Design cpu, start of the top module:
module cpu (
    input clk, 
    input reset,
    output reg [31:0] iaddr,
    input [31:0] idata,
    output reg [31:0] daddr,
    input [31:0] drdata,
    output reg [31:0] dwdata,
    output reg [3:0] dwe
);
    wire [31:0] daddr1, dwdata1;  
    wire [3:0] dwe1;
    wire [5:0] op;
    wire [31:0] rv1, rv2, rvout, r_rv2, wdata;
    wire [4:0] rs1, rs2, rd;
    wire we;
    alu32 u1(
        .op(op),
        .rv1(rv1),            
        .rv2(rv2),
        .rvout(rvout),
        .drdata(drdata),      
        .dwdata(dwdata1),     
        .dwe(dwe1),
        .daddr(daddr1),
        .iaddr(iaddr),
        .instr(idata)
    );
    regfile u2(
        .rs1(rs1),
        .rs2(rs2),
        .rd(rd),
        .we(we),
        .wdata(rvout),
        .rv1(rv1),
        .rv2(r_rv2),
        .clk(clk),
        .op(op),
        .instr(idata),
        .daddr(daddr1)
    );
    dummydecoder u3(
        .instr(idata),
        .op(op),
        .rs1(rs1),
        .rs2(rs2),
        .rd(rd),
        .r_rv2(r_rv2),
        .rv2(rv2),
        .we(we)
    );
    always @* begin
        if (reset) begin
           daddr = 0;
           dwdata = 0;
           dwe = 0;
        end
        else begin
           daddr = daddr1;
           dwdata = dwdata1;
           dwe = dwe1;
        end
    end
  ...
==> flow/config.mk <==
export PLATFORM = sky130hd
export DESIGN_NAME = cpu
export DESIGN_NICKNAME = cpu
export VERILOG_FILES = /design/flow/design.v
export SDC_FILE = /design/flow/constraint.sdc
export NUM_CORES = 4
export LEC_CHECK = 0
export CAP_MARGIN = 20
export CORE_MARGIN = 2
export CORE_UTILIZATION = 45
export SETUP_SLACK_MARGIN = 1.53
export SLEW_MARGIN = 20
==> flow/constraint.sdc <==
create_clock -name core_clock -period 5.87 [get_ports {clk}]
set_input_delay 1.1740 -clock core_clock [delete_from_list [all_inputs] [get_ports {clk}]]
set_output_delay 1.1740 -clock core_clock [all_outputs]
set_load 0.01 [all_outputs]
run.sh (not shown) runs the stock make flow with config.mk's settings and CLKGATE_MAP_FILE=.
The baseline ran to the end with violations: setup timing.
Then changed:
--- a/flow/config.mk
+++ b/flow/config.mk
@@ -8,5 +8,5 @@
 export CAP_MARGIN = 20
 export CORE_MARGIN = 2
-export CORE_UTILIZATION = 45
-export SETUP_SLACK_MARGIN = 1.53
+export CORE_UTILIZATION = 66
+export SETUP_SLACK_MARGIN = 0.92
 export SLEW_MARGIN = 20
==> flow/constraint.sdc (replaced) <==
create_clock -name core_clock -period 3.73 [get_ports {clk}]
set_input_delay 0.7460 -clock core_clock [delete_from_list [all_inputs] [get_ports {clk}]]
set_output_delay 0.7460 -clock core_clock [all_outputs]
set_load 0.01 [all_outputs]
After rerunning: This time the run did not get past global routing; die area came out lower by 32%; synthesized cell count is unchanged; area after synthesis does not change.
Then changed:
--- a/flow/config.mk
+++ b/flow/config.mk
@@ -7,6 +7,7 @@
 export LEC_CHECK = 0
 export CAP_MARGIN = 20
-export CORE_MARGIN = 2
-export CORE_UTILIZATION = 66
-export SETUP_SLACK_MARGIN = 0.92
-export SLEW_MARGIN = 20
+export CELL_PAD_IN_SITES_GLOBAL_PLACEMENT = 2
+export CORE_MARGIN = 6
+export CORE_UTILIZATION = 40
+export SLEW_MARGIN = 15
+export TNS_END_PERCENT = 80
==> flow/constraint.sdc (replaced) <==
create_clock -name core_clock -period 11.0 [get_ports {clk}]
set_input_delay 2.2000 -clock core_clock [delete_from_list [all_inputs] [get_ports {clk}]]
set_output_delay 2.2000 -clock core_clock [all_outputs]
set_load 0.01 [all_outputs]
After rerunning:
- With this change the flow went through all stages and came out clean
- synthesized cell count stays the same
- area after synthesis does not change
- die area increases by 71%
Then changed:
==> flow/config.mk (replaced) <==
export PLATFORM = sky130hd
export DESIGN_NAME = cpu
export DESIGN_NICKNAME = cpu
export VERILOG_FILES = /design/flow/design.v
export SDC_FILE = /design/flow/constraint.sdc
export NUM_CORES = 4
export LEC_CHECK = 0
export CAP_MARGIN = 20
export CORE_MARGIN = 2
export CORE_UTILIZATION = 50
export PLACE_DENSITY = 0.6
export SLEW_MARGIN = 20
==> flow/constraint.sdc (replaced) <==
create_clock -name core_clock -period 5.87 [get_ports {clk}]
set_input_delay 1.1740 -clock core_clock [delete_from_list [all_inputs] [get_ports {clk}]]
set_output_delay 1.1740 -clock core_clock [all_outputs]
set_load 0.01 [all_outputs]
Outcome: Now the flow completed and failed the layout checks on setup timing. First-iteration DRC count climbs by 39%. Power climbs by 110%. Final area climbs by 18%. Global-route usage climbs by 12 points. Clock skew climbs by 4.5 ps. Worst setup slack is worse by 1300 ps. Area after synthesis is unchanged. Routed wire length climbs by 2.3%.
Power figures rest on the tool's default switching activity, not on a simulated workload.
